Design pp_buffer_wrapper, start of the top module:
module pp_buffer_wrapper #(
    parameter BRAM0_DEPTH = 32,
    parameter BRAM0_DW = 64,
    parameter BRAM1_DEPTH = 32,
    parameter BRAM1_DW = 64,
    parameter BURST_LEN_WIDTH = 8,
    parameter NUM_BURST_WIDTH = 8,
    parameter DDR_ADDR_WIDTH = 29,
    parameter DDR_DW = 64,
    parameter BRAM0_ADDR_WIDTH = $clog2(BRAM0_DEPTH),
    parameter BRAM1_ADDR_WIDTH = $clog2(BRAM1_DEPTH)
)
(
    input clk,
    input rst_n,
    input rd_start,
    input [BURST_LEN_WIDTH - 1 : 0] rd_burst_len,
    input [NUM_BURST_WIDTH - 1 : 0] rd_num_burst,
    input [DDR_ADDR_WIDTH - 1 : 0] rd_start_addr,    
    output rd_ready,
    output rd_done,
    input [BRAM0_ADDR_WIDTH - 1 : 0] rd_start_bram_addr,
    input bram0_r_en,
    input bram1_r_en,
    output [BRAM0_DW - 1 : 0] bram0_rdata,
    output [BRAM1_DW - 1 : 0] bram1_rdata,
    input [BRAM0_ADDR_WIDTH - 1 : 0] bram0_r_addr,
    input [BRAM1_ADDR_WIDTH - 1 : 0] bram1_r_addr,
    output [3: 0] m_axi_arid,
    output [DDR_ADDR_WIDTH - 1 : 0] m_axi_araddr,
    output [BURST_LEN_WIDTH - 1 : 0] m_axi_arlen,
    output [2 : 0] m_axi_arsize,
    output [1 : 0] m_axi_arburst,
    output         m_axi_arlock,
    output [3 : 0] m_axi_arcache,
    output [2 : 0] m_axi_arprot,
    output [3 : 0] m_axi_arqos,
    output         m_axi_arvalid,
    input          m_axi_arready,
    output m_axi_rready,
    input m_axi_rlast,
    input m_axi_rvalid,
    input [1 : 0] m_axi_rresp,
    input [3 : 0] m_axi_rid,
    input [DDR_DW - 1 : 0] m_axi_rdata
);
For scale: about 330 I/O pins, ~160,000 um2 of cells after synthesis.
Settings: LEC_CHECK=0, CAP_MARGIN=20, CORE_MARGIN=2, CORE_UTILIZATION=72, PLACE_DENSITY=0.66, SETUP_SLACK_MARGIN=-0.19, SLEW_MARGIN=20; clock period 1.92 ns.
run.sh (not shown) runs the stock make flow with config.mk's settings and CLKGATE_MAP_FILE=.
The first run ran to the end with violations: setup timing.
Edit:
- PLACE_DENSITY: 0.66 -> 0.92
- SETUP_SLACK_MARGIN: -0.19 -> -0.17
- clock period: 1.92 -> 2.07 ns (I/O delays scaled with it)
The changed run never finished: it broke off in 5_1_grt.
Area after synthesis stays the same.
Die area stays the same.
Synthesized cell count is unchanged.
Edit:
- ABC_AREA: default -> 1
- CTS_CLUSTER_DIAMETER: default -> 381
- CTS_CLUSTER_SIZE: default -> 14
- PLACE_DENSITY: 0.92 -> default
- PLACE_DENSITY_LB_ADDON: default -> 0.07
- SETUP_SLACK_MARGIN: -0.17 -> default
- TNS_END_PERCENT: default -> 75
- clock period: 2.07 -> 1.88 ns (I/O delays scaled with it)
- This time the run completed and failed the layout checks on setup timing
- area after synthesis goes up by a few percent
- die area goes up by a few percent
- synthesized cell count goes up by well over a third
Edit:
- ABC_AREA: 1 -> default
- CAP_MARGIN: 20 -> 15
- CTS_CLUSTER_DIAMETER: 381 -> 96
- PLACE_DENSITY_LB_ADDON: 0.07 -> default
- SETUP_SLACK_MARGIN: default -> -0.18
- TNS_END_PERCENT: 75 -> 80
The changed run finished but failed the layout checks on setup timing; via count fell by 29%; clock skew rose by 0.025 ns; register-to-register slack got worse by 0.18 ns.
Edit:
- CORE_UTILIZATION: 72 -> 58
- CTS_CLUSTER_DIAMETER: 96 -> default
- CTS_CLUSTER_SIZE: 14 -> 30
- PLACE_DENSITY: default -> 0.6
- SETUP_SLACK_MARGIN: -0.18 -> default
- TNS_END_PERCENT: 80 -> default
- clock period: 1.88 -> 1.84 ns (I/O delays scaled with it)
Effect: The changed run produced a layout that fails on setup timing. Die size increases by 24%. Critical path depth does not change. Fmax decreases by 0.45%. Cell area increases by 5.1%. Sequential cell count is unchanged. Register-to-register slack degrades by 0.05 ns. Non-clock buffer count increases by 251. First-iteration DRC count decreases by 28%.
Edit:
- CAP_MARGIN: 15 -> 20
- CORE_UTILIZATION: 58 -> 72
- CTS_CLUSTER_SIZE: 30 -> 14
- PLACE_DENSITY: 0.6 -> default
- clock period: 1.84 -> 2.02 ns (I/O delays scaled with it)
Result:
- The new run produced a layout that fails on setup timing
- core utilization goes up by 14 points
- synthesized cell count is unchanged
- power goes down by roughly a tenth
- final area goes down by a few percent
- global-route usage goes up by 13 points
- final cell count goes down by a little under a tenth


Setup of P:
Starting RTL as in the previous note.
Settings: LEC_CHECK=0, CAP_MARGIN=15, CORE_ASPECT_RATIO=1.68, CORE_MARGIN=2, CORE_UTILIZATION=67, CTS_CLUSTER_DIAMETER=189, GPL_ROUTABILITY_DRIVEN=0, MAX_ROUTING_LAYER=met5, PLACE_DENSITY_LB_ADDON=0.25, SETUP_SLACK_MARGIN=1.66, SLEW_MARGIN=20; clock period 5.86 ns.
The final layout from P, which completed every stage, passed the timing, design-rule and antenna checks at the end of the flow.
Input changes introduced in Q (baseline for comparison: P):
==> flow/config.mk <==
export PLATFORM = sky130hd
export DESIGN_NAME = pp_buffer_wrapper
export DESIGN_NICKNAME = pp_buffer_wrapper
export VERILOG_FILES = /design/flow/design.v
export SDC_FILE = /design/flow/constraint.sdc
export NUM_CORES = 4
export LEC_CHECK = 0
export CAP_MARGIN = 20
export CORE_MARGIN = 2
export CORE_UTILIZATION = 61
export SETUP_SLACK_MARGIN = 0.59
export SLEW_MARGIN = 20
export TNS_END_PERCENT = 5
==> flow/constraint.sdc <==
create_clock -name core_clock -period 2.2 [get_ports {clk}]
set_input_delay 0.4400 -clock core_clock [delete_from_list [all_inputs] [get_ports {clk}]]
set_output_delay 0.4400 -clock core_clock [all_outputs]
set_load 0.01 [all_outputs]
Notes after the runs:
- Compare P and Q | total number of vias higher: Q
- Q: number of buffers created by CTS is 55 higher than what P reported.
- P | status: complete | timing, DRC, antenna: pass
- The flow for Q finished, though final verification flagged setup timing.
- Diff P -> Q | die footprint | up by a little under 10%
- Taking P as the reference, in Q worst hold slack went down 0.39 ns; average routed wire per standard cell went down 9.6%.
Here is what was changed in the inputs of R compared with Q.
-- flow/config.mk --
<<< Q, line 8
export CAP_MARGIN = 20
export CORE_MARGIN = 2
export CORE_UTILIZATION = 61
export SETUP_SLACK_MARGIN = 0.59
export SLEW_MARGIN = 20
export TNS_END_PERCENT = 5
>>> R, line 8
export CAP_MARGIN = 20
export CORE_MARGIN = 2
export CORE_UTILIZATION = 40
export PLACE_DENSITY = 0.6
export SLEW_MARGIN = 20
==> flow/constraint.sdc <==
create_clock -name core_clock -period 3.39 [get_ports {clk}]
set_input_delay 0.6780 -clock core_clock [delete_from_list [all_inputs] [get_ports {clk}]]
set_output_delay 0.6780 -clock core_clock [all_outputs]
set_load 0.01 [all_outputs]
[summary]
R completed end to end with timing, DRC and antenna clean. The higher clock power share of Q and R is in R. The post-CTS repair timing setup buffer count number comes out lower for R vs Q. Global routing met1 resource utilization (lower): R. Row final-layout clock-cell area share: R higher / Q lower. Side by side, critical path depth turned out lower in R than in Q. On clock edge transition at the registers on the reported setup and hold paths, Q and R are basically level. Q has higher final total power than R.
Input-level comparison between S and R:
-- flow/config.mk --
<<< R, line 8
export CAP_MARGIN = 20
export CORE_MARGIN = 2
export CORE_UTILIZATION = 40
export PLACE_DENSITY = 0.6
export SLEW_MARGIN = 20
>>> S, line 8
export CAP_MARGIN = 20
export CORE_MARGIN = 2
export CORE_UTILIZATION = 72
export SETUP_SLACK_MARGIN = -0.19
export SLEW_MARGIN = 20
==> flow/constraint.sdc <==
create_clock -name core_clock -period 1.88 [get_ports {clk}]
set_input_delay 0.3760 -clock core_clock [delete_from_list [all_inputs] [get_ports {clk}]]
set_output_delay 0.3760 -clock core_clock [all_outputs]
set_load 0.01 [all_outputs]
## What came out
S completed end to end; final checks failed (setup timing). On first-iteration DRC count: between R and S, it ends up lower for R. S reports a higher routed wire length than R does. The core of S is more densely filled than that of R. Combinational share of power for S: 3.8 points up relative to R. S ended with less normalized max-slew margin than R. Synthesized cell count: S vs R identical. The die size reported for S is smaller than that of R by 44%. S ended up with fewer standard cells than R. From R to S the numbers moved as follows: ratio of final minimum period to clock period went up 38 points; number of cells on the critical path higher; tally of clock buffers in the finished layout fell by 18.
Setup changes, S to T
-- flow/config.mk --
<<< S, line 8
export CAP_MARGIN = 20
export CORE_MARGIN = 2
export CORE_UTILIZATION = 72
export SETUP_SLACK_MARGIN = -0.19
export SLEW_MARGIN = 20
>>> T, line 8
export CAP_MARGIN = 20
export CORE_MARGIN = 2
export CORE_UTILIZATION = 62
export PLACE_DENSITY = 0.6
export SLEW_MARGIN = 20
==> flow/constraint.sdc <==
create_clock -name core_clock -period 2.08 [get_ports {clk}]
set_input_delay 0.4160 -clock core_clock [delete_from_list [all_inputs] [get_ports {clk}]]
set_output_delay 0.4160 -clock core_clock [all_outputs]
set_load 0.01 [all_outputs]
Results
Complete run, failing final checks: S, reason setup timing.
From the logs: T reached the end of the flow and failed the layout checks with setup timing.
T against S: final area fell 820 sq um, switching fraction of total power fell 1.9 points.
S has higher count of clock-buffer cells in the layout than T.


Setup of run A:
pp_buffer_wrapper again, from the RTL that the note above started with.
Settings: LEC_CHECK=0, CAP_MARGIN=15, CORE_ASPECT_RATIO=1.68, CORE_MARGIN=2, CORE_UTILIZATION=67, CTS_CLUSTER_DIAMETER=189, CTS_CLUSTER_SIZE=15, GPL_ROUTABILITY_DRIVEN=0, GPL_TIMING_DRIVEN=0, HOLD_SLACK_MARGIN=0.17, MAX_ROUTING_LAYER=met5, PLACE_DENSITY_LB_ADDON=0.11, SETUP_SLACK_MARGIN=-0.07, SLEW_MARGIN=20; clock period 5.86 ns.
Run A | status: complete | timing, DRC, antenna: pass
The following lists how run B was set up differently from run A:
Settings: PLACE_DENSITY_LB_ADDON no longer set, was 0.11; CORE_ASPECT_RATIO no longer set, was 1.68; CTS_CLUSTER_SIZE now 14, was 15; SETUP_SLACK_MARGIN no longer set, was -0.07; MAX_ROUTING_LAYER no longer set, was met5; CORE_UTILIZATION now 72, was 67; GPL_TIMING_DRIVEN no longer set, was 0; CAP_MARGIN now 20, was 15; HOLD_SLACK_MARGIN no longer set, was 0.17; CTS_CLUSTER_DIAMETER no longer set, was 189; GPL_ROUTABILITY_DRIVEN no longer set, was 0; the clock period (ns, I/O delays scaled along) now 1.93, was 5.86.
Results
Status run B: flow complete, layout not clean - setup timing
Looking at share of the clock period used by the worst path after layout, run B sits 56 points above run A.
Final instance area: run B worse than run A
The run showing the greater cell count is run B.
[compare] base=run A new=run B: total wire length climbed 34%; adder and majority cell fraction of the synthesized area essentially unchanged.
Largest vdd supply drop (run B / run A): 4.6
Inputs modified between run B and run C:
Settings: CTS_CLUSTER_SIZE: 14 -> unset; CORE_UTILIZATION: 72 -> 57; SETUP_SLACK_MARGIN: unset -> 0.59; the clock period (ns, I/O delays scaled along): 1.93 -> 2.33.
Run C had finished all stages when the layout checks came back failing, citing setup timing. Number of well taps came out higher on run C than on run B. [run C] total wire length after detailed routing fell 140,000 um relative to run B. Final area, run B and run C: higher on run C. Worst hold slack improves in run C relative to run B. Run C vs run B, instance count: run C higher. Taking run B as 1.0, run C lands at 0.851 on via count. Comparing run B and run C, die area is lower on run B. Looking at run B and run C, the logic area is a wash. On worst path setup slack after routing, run C does better than run B. Looking at fraction of met1 tracks used by global routing, run C sits 13 points lower than run B does. Reported for run B and run C, average cell area after synthesis turned out identical to the last digit.
#### Input delta (run D over run C)
Settings: clearing SETUP_SLACK_MARGIN, which used to be 0.59; swapping 57 for 63 in CORE_UTILIZATION; putting CORE_ASPECT_RATIO at 0.51 where nothing was set; putting ABC_AREA at 1 where nothing was set; swapping 20 for 0 in CAP_MARGIN; putting MAX_ROUTING_LAYER at met4 where nothing was set; putting PLACE_DENSITY_LB_ADDON at 0.27 where nothing was set; swapping 2.33 for 5.87 in the clock period (ns, I/O delays scaled along).
Results
Run D finished end to end and its layout was clean on timing, DRC and antenna.
Run comparison: run D top layer used by detailed routing met4; run C top layer used by detailed routing met5
Run D: DRC marker count from the first detailed-route iteration 7,449 above run C
Delta (run D minus run C): relative max-transition margin down 7.4 points; required time reported for the critical path endpoint up 3270 ps.


Starting RTL as in the previous note.
Design pp_buffer_wrapper, start of the top module:
module pp_buffer_wrapper #(
    parameter BRAM0_DEPTH = 32,
    parameter BRAM0_DW = 64,
    parameter BRAM1_DEPTH = 32,
    parameter BRAM1_DW = 64,
    parameter BURST_LEN_WIDTH = 8,
    parameter NUM_BURST_WIDTH = 8,
    parameter DDR_ADDR_WIDTH = 29,
    parameter DDR_DW = 64,
    parameter BRAM0_ADDR_WIDTH = $clog2(BRAM0_DEPTH),
    parameter BRAM1_ADDR_WIDTH = $clog2(BRAM1_DEPTH)
)
(
    input clk,
    input rst_n,
    input rd_start,
    input [BURST_LEN_WIDTH - 1 : 0] rd_burst_len,
    input [NUM_BURST_WIDTH - 1 : 0] rd_num_burst,
    input [DDR_ADDR_WIDTH - 1 : 0] rd_start_addr,    
    output rd_ready,
    output rd_done,
    input [BRAM0_ADDR_WIDTH - 1 : 0] rd_start_bram_addr,
    input bram0_r_en,
    input bram1_r_en,
    output [BRAM0_DW - 1 : 0] bram0_rdata,
    output [BRAM1_DW - 1 : 0] bram1_rdata,
    input [BRAM0_ADDR_WIDTH - 1 : 0] bram0_r_addr,
    input [BRAM1_ADDR_WIDTH - 1 : 0] bram1_r_addr,
    output [3: 0] m_axi_arid,
    output [DDR_ADDR_WIDTH - 1 : 0] m_axi_araddr,
    output [BURST_LEN_WIDTH - 1 : 0] m_axi_arlen,
    output [2 : 0] m_axi_arsize,
    output [1 : 0] m_axi_arburst,
    output         m_axi_arlock,
    output [3 : 0] m_axi_arcache,
    output [2 : 0] m_axi_arprot,
    output [3 : 0] m_axi_arqos,
    output         m_axi_arvalid,
    input          m_axi_arready,
    output m_axi_rready,
    input m_axi_rlast,
    input m_axi_rvalid,
    input [1 : 0] m_axi_rresp,
    input [3 : 0] m_axi_rid,
    input [DDR_DW - 1 : 0] m_axi_rdata
);
make LEC_CHECK=0 CAP_MARGIN=20 CORE_MARGIN=2 CORE_UTILIZATION=58 CTS_CLUSTER_DIAMETER=46 CTS_CLUSTER_SIZE=79 GPL_ROUTABILITY_DRIVEN=1 GPL_TIMING_DRIVEN=1 HOLD_SLACK_MARGIN=0.11 PLACE_DENSITY=0.89 SLEW_MARGIN=20 finish   # period 3.2 ns
The first run completed with no timing, DRC or antenna violations.
==> next run, changes <==
Settings changed: CORE_UTILIZATION 58 to 72, CTS_CLUSTER_DIAMETER 46 to unset, CTS_CLUSTER_SIZE 79 to unset, GPL_ROUTABILITY_DRIVEN 1 to unset, GPL_TIMING_DRIVEN 1 to unset, HOLD_SLACK_MARGIN 0.11 to unset, PLACE_DENSITY 0.89 to 0.36, SETUP_SLACK_MARGIN set to -0.19.
Clock period 3.2 ns to 1.88 ns, I/O delays scaled along.
Result: The changed run ran to the end with violations: negative setup slack. Setup slack degrades by 0.73 ns. Routed wire length is higher by a few percent. Sequential power goes up by well over a third. Synthesized cell count does not change. Synthesized area stays the same. Sequential share of layout area is lower by 3.0 points. Clock power grows by well over a third. Global-route usage increases by 11 points. Worst hold slack got worse by 0.19 ns.


rev 12:
pp_buffer_wrapper again, from the RTL that the note above started with.
Settings: LEC_CHECK=0, CAP_MARGIN=20, CELL_PAD_IN_SITES_DETAIL_PLACEMENT=2, CORE_ASPECT_RATIO=1.06, CORE_MARGIN=10, CORE_UTILIZATION=27, CTS_CLUSTER_DIAMETER=57, HOLD_SLACK_MARGIN=0.17, MAX_ROUTING_LAYER=met4, MIN_ROUTING_LAYER=met2, PLACE_DENSITY=0.48, SETUP_SLACK_MARGIN=0.25, SLEW_MARGIN=15; clock period 2.46 ns.
Completing all stages was not enough for rev 12: its layout failed the final checks because of negative setup slack.
Setup changes, rev 12 to rev 13
Settings: CORE_ASPECT_RATIO: 1.06 -> unset; PLACE_DENSITY: 0.48 -> 0.6; SLEW_MARGIN: 15 -> 30; SETUP_SLACK_MARGIN: 0.25 -> unset; MIN_ROUTING_LAYER: met2 -> unset.
No crash in rev 13: every stage finished, but the layout fails its final checks due to negative setup slack. Compared with rev 12, rev 13 shows a worst slack after detailed placement that is 130 ps lower. Area: rev 13 vs rev 12 -> rev 13 smaller. Chip footprint essentially unchanged between rev 13 and rev 12. Compared to rev 12, rev 13 has flop share of the area 0.26 points higher. Final worst slack, rev 13 and rev 12, higher one = rev 12. [compare] base=rev 12 new=rev 13: power density of the placed cells shows an increase of 0.39%, wire length now larger. On power share of the combinational group: between rev 13 and rev 12, it ends up higher for rev 12.
Power figures rest on the tool's default switching activity, not on a simulated workload.
